run A:
==> flow/design.v (excerpt) <==
module Top_FFT #(
    parameter   INTEGER_SIZE = 4,
                FRACT_SIZE = 14,
                NFFT = 64
) (
    input       wire                                             clk, rst,
    input       wire                                             start_FFT,
    input       wire    signed  [INTEGER_SIZE+FRACT_SIZE-1:0]    serial_in_r, serial_in_i,
    output      wire    signed  [INTEGER_SIZE+FRACT_SIZE-1:0]    serial_out_r, serial_out_i,
    output      wire                                             end_FFT, data_valid_FFT
);
localparam DATA_WIDTH = INTEGER_SIZE+FRACT_SIZE ;
wire    [$clog2(NFFT)-1:0]        start_stages;
wire    [DATA_WIDTH-1:0]        stage2_in_r, stage2_in_i;
wire    [DATA_WIDTH-1:0]        stage3_in_r, stage3_in_i;
wire    [DATA_WIDTH-1:0]        stage4_in_r, stage4_in_i;
wire    [DATA_WIDTH-1:0]        stage5_in_r, stage5_in_i;
wire    [DATA_WIDTH-1:0]        stage6_in_r, stage6_in_i;
wire    [DATA_WIDTH-1:0]        stage7_in_r, stage7_in_i;
FFT_1st_stage #(.INTEGER_SIZE(INTEGER_SIZE), .FRACT_SIZE(FRACT_SIZE), .STAGE_NO(1), .NFFT(NFFT)) ST1 (
    .clk(clk),
    .rst(rst),
    .start_conv(start_stages[0]),
    .serial_in_r(serial_in_r),
    .serial_in_i(serial_in_i),
    .serial_out_r(stage2_in_r),
    .serial_out_i(stage2_in_i)
);
FFT_2nd_stage #(.INTEGER_SIZE(INTEGER_SIZE), .FRACT_SIZE(FRACT_SIZE), .STAGE_NO(2), .NFFT(NFFT)) ST2 (
    .clk(clk),
    .rst(rst),
    .start_conv(start_stages[1]),
    .serial_in_r(stage2_in_r),
    .serial_in_i(stage2_in_i),
    .serial_out_r(stage3_in_r),
  ...
Size: ~21000 cells after synthesis, roughly 77 I/O pins.
export LEC_CHECK = 0
export ABC_AREA = 1
export CAP_MARGIN = 5
export CORE_MARGIN = 2
export CORE_UTILIZATION = 70
export CTS_CLUSTER_DIAMETER = 352
export CTS_CLUSTER_SIZE = 54
export GPL_ROUTABILITY_DRIVEN = 1
export HOLD_SLACK_MARGIN = 0.3
export SETUP_SLACK_MARGIN = 0.72
export SLEW_MARGIN = 20
export TNS_END_PERCENT = 75
create_clock -name core_clock -period 6.08 [get_ports {clk}]
run.sh (not shown) runs the stock make flow with config.mk's settings and CLKGATE_MAP_FILE=.
Run A | ERROR | global routing (5_1_grt)
Relative to run A, the following input files were edited for run B:
- clearing CTS_CLUSTER_DIAMETER, which used to be 352
- clearing TNS_END_PERCENT, which used to be 75
- clearing HOLD_SLACK_MARGIN, which used to be 0.3
- clearing GPL_ROUTABILITY_DRIVEN, which used to be 1
- clearing SETUP_SLACK_MARGIN, which used to be 0.72
- swapping 5 for 20 in CAP_MARGIN
- clearing CTS_CLUSTER_SIZE, which used to be 54
- clearing ABC_AREA, which used to be 1
- swapping 70 for 28 in CORE_UTILIZATION
- putting PLACE_DENSITY at 0.6 where nothing was set
- swapping 6.08 for 19.1 in the clock period (ns, I/O delays scaled along)
Run B ran to completion and came out clean on the timing, DRC and antenna checks. [compare] base=run A new=run B: core region area now sits higher; total CTS buffers now sits higher; number of cells in the yosys synthesis report now sits lower; gate count of the mapped netlist now sits lower; yosys stat chip area now sits lower. Cell count after placement is lower on run A. When run B is measured against run A, its fraction of the mapped netlist area in adder cells turns out 1.2 points higher.
[inputs] run C vs run B
- CORE_UTILIZATION now 64, was 28
- the clock period (ns, I/O delays scaled along) now 12.6, was 19.1
## What came out
Comparing clock period minus final worst setup slack for run C and run B, the bigger number came from run B. Status: area of the multi-input gates parity (run C, run B). The faster design of the two is run C; run B tops out lower.
Input changes introduced in run D (baseline for comparison: run C):
- a change of CORE_UTILIZATION from 64 to 70
- an added CTS_CLUSTER_SIZE of 37
- a change of the clock period (ns, I/O delays scaled along) from 12.6 to 8.76
==> results <==
- Nothing crashed in run D and all stages finished; the problem is that the final layout failed, the offending checks being antenna rules.
- Re via count of the first global-routing pass: run D is 8.2% up on run C.
- Cell count of the worst reg-to-reg path (run D vs. run C) decreases by a little under 10%
- In the tables for run C and run D, ratio of final minimum period to clock period reads higher with run D.
- Summary of run D over run C: detailed-route wire length rose by about 13%; final non-filler cell total fell by 154; final antenna-violating net count rose by 1; first-pass GRT wire length rose by 78000 um.
- Start point of the critical path: ST3.CU4.current_state$_DFF_PN0_ -> run D, ST3.CU4.counter_seq[1]$_DFF_PN0_ -> run C
- Non-clock buffer count | run D above run C
- On clock group share of total power: between run C and run D, it ends up lower for run C.
- Run D vs run C — die footprint dropped by a little under 10%
- Clock-buffer cell count: run D vs run C — no meaningful difference
Input changes introduced in run E (baseline for comparison: run D):
- an added CTS_CLUSTER_DIAMETER of 227
- a deleted CTS_CLUSTER_SIZE that had been 37
- a change of the clock period (ns, I/O delays scaled along) from 8.76 to 7.41
Notes after the runs:
The wire length the detailed router placed on met1 in run E sits 6500 um above the value recorded for run D. As for a clean layout from run D and run E, there is none. Run D finished every stage; the final checks, however, were not passed, the failures being antenna rules. Nothing crashed in run E and all stages finished; the problem is that the final layout failed, the offending checks being setup timing. The worst-margin pin slew in run E was higher than what run D gave. Fraction of area in registers came out lower on run E than on run D. Compared with run D, in run E post-route cell area saw an increase, data required time at the worst endpoint -1.35 ns. Est. power | run E vs run D | run E higher.


Starting RTL as in the previous note.
==> flow/config.mk <==
export PLATFORM = sky130hd
export DESIGN_NAME = Top_FFT
export DESIGN_NICKNAME = Top_FFT
export VERILOG_FILES = /design/flow/design.v
export SDC_FILE = /design/flow/constraint.sdc
export NUM_CORES = 4
export LEC_CHECK = 0
export ABC_AREA = 1
export CAP_MARGIN = 10
export CORE_MARGIN = 2
export CORE_UTILIZATION = 72
export CTS_CLUSTER_DIAMETER = 382
export CTS_CLUSTER_SIZE = 99
export PLACE_DENSITY = 0.6
export SETUP_SLACK_MARGIN = -0.6
export SLEW_MARGIN = 20
export TNS_END_PERCENT = 10
==> flow/constraint.sdc <==
create_clock -name core_clock -period 6.09 [get_ports {clk}]
set_input_delay 1.2180 -clock core_clock [delete_from_list [all_inputs] [get_ports {clk}]]
set_output_delay 1.2180 -clock core_clock [all_outputs]
set_load 0.01 [all_outputs]
The starting point never finished: it broke off in global routing (5_1_grt), error ODB-0269.
Then changed:
Settings changed: ABC_AREA 1 to default, CAP_MARGIN 10 to 20, CTS_CLUSTER_DIAMETER 382 to default, CTS_CLUSTER_SIZE 99 to default, SETUP_SLACK_MARGIN -0.6 to default, TNS_END_PERCENT 10 to 5.
Clock period 6.09 ns to 8.03 ns, I/O delays scaled along.
What happened: The changed run ended with an error in global routing (5_1_grt), error DPL-0033. Die size came out lower by 3.7%. Synthesized cell count went down by 16%. Synthesized area drops by 3.8%.
Then changed:
Settings changed: CORE_UTILIZATION 72 to 65.
Clock period 8.03 ns to 5.64 ns, I/O delays scaled along.
Result: The new run completed and failed the layout checks on negative setup slack. Synthesized cell count is unchanged. Die area is higher by about 11%. Area after synthesis stays the same.


Top_FFT again, from the RTL that the note above started with.
Settings: LEC_CHECK=0, ABC_AREA=1, CAP_MARGIN=20, CORE_MARGIN=2, CORE_UTILIZATION=70, CTS_CLUSTER_DIAMETER=227, CTS_CLUSTER_SIZE=35, MAX_ROUTING_LAYER=met4, PLACE_DENSITY=0.64, SETUP_SLACK_MARGIN=1.89, SLEW_MARGIN=20; clock period 7.06 ns.
The first run failed in 5_1_grt.
==> next run, changes <==
ABC_AREA = unset   (was 1)
CTS_CLUSTER_DIAMETER = unset   (was 227)
MAX_ROUTING_LAYER = unset   (was met4)
PLACE_DENSITY = 0.62   (was 0.64)
SETUP_SLACK_MARGIN = unset   (was 1.89)
clock period = 8.09 ns   (was 7.06 ns; I/O delays follow)
The new run ran to the end with violations: negative setup slack.
Die area falls by 3.7%.
Area after synthesis falls by 3.8%.
Synthesized cell count falls by 16%.
==> next run, changes <==
CORE_UTILIZATION = 69   (was 70)
CTS_CLUSTER_SIZE = 11   (was 35)
clock period = 9.73 ns   (was 8.09 ns; I/O delays follow)
The changed run produced a clean layout.
Global-route usage drops by 2.3 points.
Synthesized cell count is unchanged.
Cell area fell by 2.9%.
Sequential share of layout area climbs by 1.1 points.
Fmax goes down by about 12%.
Power falls by 19%.
Die size goes up by 1.4%.
Wire length is lower by 7.3%.
==> next run, changes <==
CORE_UTILIZATION = 72   (was 69)
CTS_CLUSTER_SIZE = 46   (was 11)
clock period = 8.09 ns   (was 9.73 ns; I/O delays follow)
After rerunning: Now the flow failed in 3_5_place_dp with DPL-0033; synthesized cell count does not change; area after synthesis is unchanged; die size is lower by 4.1%.
==> next run, changes <==
CORE_UTILIZATION = 40   (was 72)
CTS_CLUSTER_SIZE = unset   (was 46)
PLACE_DENSITY = 0.6   (was 0.62)
clock period = 12.0 ns   (was 8.09 ns; I/O delays follow)
The new run finished with timing, DRC and antenna clean.
Die area goes up by well over a third.
Synthesized area stays the same.
Synthesized cell count stays the same.


== main ==
Starting RTL as in the previous note.
// Top_FFT
module Top_FFT #(
    parameter   INTEGER_SIZE = 4,
                FRACT_SIZE = 14,
                NFFT = 64
) (
    input       wire                                             clk, rst,
    input       wire                                             start_FFT,
    input       wire    signed  [INTEGER_SIZE+FRACT_SIZE-1:0]    serial_in_r, serial_in_i,
    output      wire    signed  [INTEGER_SIZE+FRACT_SIZE-1:0]    serial_out_r, serial_out_i,
    output      wire                                             end_FFT, data_valid_FFT
);
==> flow/config.mk <==
export PLATFORM = sky130hd
export DESIGN_NAME = Top_FFT
export DESIGN_NICKNAME = Top_FFT
export VERILOG_FILES = /design/flow/design.v
export SDC_FILE = /design/flow/constraint.sdc
export NUM_CORES = 4
export LEC_CHECK = 0
export ABC_AREA = 0
export CAP_MARGIN = 20
export CELL_PAD_IN_SITES_DETAIL_PLACEMENT = 1
export CELL_PAD_IN_SITES_GLOBAL_PLACEMENT = 2
export CORE_MARGIN = 6
export CORE_UTILIZATION = 40
export CTS_CLUSTER_DIAMETER = 234
export GPL_ROUTABILITY_DRIVEN = 1
export HOLD_SLACK_MARGIN = -0.05
export MAX_ROUTING_LAYER = met5
export MIN_ROUTING_LAYER = met2
export PLACE_DENSITY_LB_ADDON = 0.17
export SLEW_MARGIN = 35
export TNS_END_PERCENT = 35
==> flow/constraint.sdc <==
create_clock -name core_clock -period 12.0 [get_ports {clk}]
set_input_delay 2.4000 -clock core_clock [delete_from_list [all_inputs] [get_ports {clk}]]
set_output_delay 2.4000 -clock core_clock [all_outputs]
set_load 0.01 [all_outputs]
## Diff of input files: the feature branch against main
Settings: swapping 234 for 165 in CTS_CLUSTER_DIAMETER; clearing MAX_ROUTING_LAYER, which used to be met5; clearing GPL_ROUTABILITY_DRIVEN, which used to be 1; putting SETUP_SLACK_MARGIN at 1.15 where nothing was set; swapping 35 for 20 in SLEW_MARGIN; clearing PLACE_DENSITY_LB_ADDON, which used to be 0.17; swapping -0.05 for 0.02 in HOLD_SLACK_MARGIN; swapping 0 for 1 in ABC_AREA; putting CTS_CLUSTER_SIZE at 11 where nothing was set; putting GPL_TIMING_DRIVEN at 0 where nothing was set; swapping 6 for 2 in CORE_MARGIN; clearing CELL_PAD_IN_SITES_GLOBAL_PLACEMENT, which used to be 2; clearing TNS_END_PERCENT, which used to be 35; swapping 40 for 65 in CORE_UTILIZATION; putting CORE_ASPECT_RATIO at 1.46 where nothing was set; putting PLACE_DENSITY at 0.6 where nothing was set; clearing CELL_PAD_IN_SITES_DETAIL_PLACEMENT, which used to be 1.
[summary]
The feature branch terminated abnormally: 5_1_grt reported GRT-0116.
[compare] base=main new=the feature branch: placement row count shows a reduction of 3.1%; synthesized area saw an increase; average cell area after synthesis shrank by 13%; simple-gate area share of the yosys netlist has increased; instance count after placement with tap cells included shows an increase of 1316.
Between the feature branch and main, it is the feature branch whose area fraction in compound gates is higher, by 0.63 points.
Against main as the reference, the feature branch delivers a lower synthesized-area fraction occupied by adder cells.
Power is estimated from default activity; no workload was simulated.
